==> job 1469 <==
// conv_kernel
module conv_kernel(
	clk,
	rst_n,
	clear,
	i_pixel,
	i_weight,
	o_pixel
);
Settings: LEC_CHECK=0, CAP_MARGIN=20, CELL_PAD_IN_SITES_DETAIL_PLACEMENT=0, CELL_PAD_IN_SITES_GLOBAL_PLACEMENT=1, CORE_ASPECT_RATIO=1.37, CORE_MARGIN=5, CORE_UTILIZATION=27, CTS_CLUSTER_DIAMETER=198, GPL_ROUTABILITY_DRIVEN=0, GPL_TIMING_DRIVEN=0, MAX_ROUTING_LAYER=met4, SLEW_MARGIN=40, TNS_END_PERCENT=40; clock period 9.21 ns.
run.sh (not shown) runs the stock make flow with config.mk's settings and CLKGATE_MAP_FILE=.
==> inputs of job 7765, as changes to job 1469 <==
==> flow/config.mk (replaced) <==
export PLATFORM = sky130hd
export DESIGN_NAME = conv_kernel
export DESIGN_NICKNAME = conv_kernel
export VERILOG_FILES = /design/flow/design.v
export SDC_FILE = /design/flow/constraint.sdc
export NUM_CORES = 4
export LEC_CHECK = 0
export CAP_MARGIN = 20
export CORE_MARGIN = 2
export CORE_UTILIZATION = 40
export SLEW_MARGIN = 20
==> flow/constraint.sdc (replaced) <==
create_clock -name core_clock -period 12.0 [get_ports {clk}]
set_input_delay 2.4000 -clock core_clock [delete_from_list [all_inputs] [get_ports {clk}]]
set_output_delay 2.4000 -clock core_clock [all_outputs]
set_load 0.01 [all_outputs]
==> comparison table <==
Status: job 7765 timing/DRC/antenna clean; job 1469 finished with violations
Violated checks: job 7765 -; job 1469 negative setup slack
Hold worst-path end: job 7765 add_a[31]$_DFF_PN0_; job 1469 add_b[30]$_DFFE_PN0P_
Data required time at the worst endpoint: job 7765 12.37 ns; job 1469 9.60 ns
Worst reg2reg endpoint: job 7765 add_b[0]$_DFFE_PN0P_; job 1469 add_b[6]$_DFFE_PN0P_
Met3 Track Usage GR: job 7765 0.0450; job 1469 0.0294
Total placed instance area: job 7765 40,000 sq um; job 1469 39,800 sq um
Bufs and invs on worst path: job 7765 7; job 1469 13
Number of buffers outside the clock class in the layout: job 7765 402; job 1469 630
Area of the multi-input gates: job 7765 29,900 sq um; job 1469 31,800 sq um
Relative slew slack: job 7765 0.215; job 1469 0.411
Number of placed instances with taps included: job 7765 5,862; job 1469 6,394
Insertion delay at the late pin of the worst-skew pair: job 7765 0.50 ns; job 1469 0.53 ns
Share of the core filled with cells: job 7765 0.457; job 1469 0.343
Length of routed met2 wiring: job 7765 62.7 mm; job 1469 87.1 mm
Total number of placement rows: job 7765 110; job 1469 157
Tap cell count: job 7765 1,176; job 1469 1,749
Worst hold slack: job 7765 0.529 ns; job 1469 0.681 ns
Final total negative setup slack: job 7765 0 ns; job 1469 -98.32 ns
Setup Buffers After CTS: job 7765 0; job 1469 163
HPWL reported at the end of detailed placement: job 7765 106 mm; job 1469 133 mm
Top fanout value on the critical path: job 7765 30; job 1469 7
Detailed-route wire length per cell: job 7765 22.6 um; job 1469 24.8 um
Worst reg2reg path depth: job 7765 51; job 1469 58
Final cycle utilization of the critical path: job 7765 0.957; job 1469 1.29

---

==> inputs of v14 <==
conv_kernel again, from the RTL that the note above started with.
Settings: LEC_CHECK=0, ABC_AREA=1, CAP_MARGIN=20, CORE_ASPECT_RATIO=0.5, CORE_MARGIN=2, CORE_UTILIZATION=71, CTS_CLUSTER_DIAMETER=357, CTS_CLUSTER_SIZE=100, PLACE_DENSITY=0.37, SLEW_MARGIN=20, TNS_END_PERCENT=5; clock period 6.46 ns.
==> v22 (differences from v14) <==
- ABC_AREA: 1 -> default
- CORE_ASPECT_RATIO: 0.5 -> default
- CORE_UTILIZATION: 71 -> 40
- CTS_CLUSTER_DIAMETER: 357 -> default
- CTS_CLUSTER_SIZE: 100 -> default
- PLACE_DENSITY: 0.37 -> default
- TNS_END_PERCENT: 5 -> default
==> flow/constraint.sdc (replaced) <==
create_clock -name core_clock -period 11.8 [get_ports {clk}]
set_input_delay 2.3600 -clock core_clock [delete_from_list [all_inputs] [get_ports {clk}]]
set_output_delay 2.3600 -clock core_clock [all_outputs]
set_load 0.01 [all_outputs]
==> v34 (differences from v14) <==
- ABC_AREA: 1 -> default
- CORE_ASPECT_RATIO: 0.5 -> default
- CORE_UTILIZATION: 71 -> 57
- CTS_CLUSTER_DIAMETER: 357 -> default
- CTS_CLUSTER_SIZE: 100 -> default
- PLACE_DENSITY: 0.37 -> 0.6
- SETUP_SLACK_MARGIN: default -> 2.49
- TNS_END_PERCENT: 5 -> default
==> flow/constraint.sdc (replaced) <==
create_clock -name core_clock -period 9.7 [get_ports {clk}]
set_input_delay 1.9400 -clock core_clock [delete_from_list [all_inputs] [get_ports {clk}]]
set_output_delay 1.9400 -clock core_clock [all_outputs]
set_load 0.01 [all_outputs]
==> impl_metrics.prom <==
# HELP chip_impl_metric Flow report values
# TYPE chip_impl_metric gauge
chip_impl_info{name="area_leaders",value="fa_1 (27%), nand2_1 (16%), inv_1 (12%)"} 1
chip_impl_info{name="status",value="stopped before the end"} 1
chip_impl_metric{name="dieArea",unit="sq um"} 53000
chip_impl_metric{name="compound_area_frac",unit=""} 0.0751
chip_impl_metric{name="floorplan_utilization",unit=""} 0.721
chip_impl_metric{name="synth.mux.area_fraction",unit=""} 0.000276
chip_impl_metric{name="chipHeight",unit="um"} 164
chip_impl_metric{name="postSynthCellCount",unit=""} 5319
chip_impl_metric{name="pre_cts_slack",unit="ns"} -4.25
chip_impl_metric{name="core",unit="sq um"} 50300
chip_impl_info{name="stop_error",value="[ERROR DPL-0033] detailed placement checks failed during check placement."} 1
chip_impl_metric{name="netlist.area_leader.share",unit=""} 0.268
chip_impl_info{name="haltStage",value="clock tree synthesis"} 1
-- figures above: v14

==> impl_metrics.prom <==
# HELP chip_impl_metric Synthesis and place-and-route metrics
# TYPE chip_impl_metric gauge
chip_impl_info{name="status",value="complete, no violations"} 1
chip_impl_metric{name="netlist.area_leader.share",unit=""} 0.268
chip_impl_metric{name="core",unit="sq um"} 89900
chip_impl_metric{name="compound_area_frac",unit=""} 0.173
chip_impl_metric{name="dieArea",unit="sq um"} 92900
chip_impl_metric{name="postSynthCellCount",unit=""} 4543
chip_impl_metric{name="chipHeight",unit="um"} 305
chip_impl_metric{name="gpl.final_weighted_congestion",unit=""} 0.986
chip_impl_metric{name="layout.non_clock_buffers",unit=""} 489
chip_impl_metric{name="hold_violations",unit=""} 0
chip_impl_metric{name="drv_slew",unit=""} 0
chip_impl_metric{name="drc_errors",unit=""} 0
chip_impl_metric{name="floorplan_utilization",unit=""} 0.403
-- figures above: v22

==> impl_metrics.prom <==
# HELP chip_impl_metric Synthesis and place-and-route metrics
# TYPE chip_impl_metric gauge
chip_impl_metric{name="compound_area_frac",unit=""} 0.173
chip_impl_metric{name="core",unit="sq um"} 63000
chip_impl_metric{name="pre_cts_slack",unit="ns"} -1.79
chip_impl_metric{name="postLayoutSetupSlackWorst",unit="ns"} -1.47
chip_impl_metric{name="chipHeight",unit="um"} 256
chip_impl_info{name="check-failures",value="setup timing"} 1
chip_impl_metric{name="synth.mux.area_fraction",unit=""} 0.0306
chip_impl_metric{name="report.final.setup_viol",unit=""} 31
chip_impl_info{name="status",value="finished with violations"} 1
chip_impl_info{name="area_leaders",value="fa_1 (27%), ha_1 (9.4%), dfrtp_1 (8.9%)"} 1
chip_impl_metric{name="postSynthCellCount",unit=""} 4543
-- figures above: v34

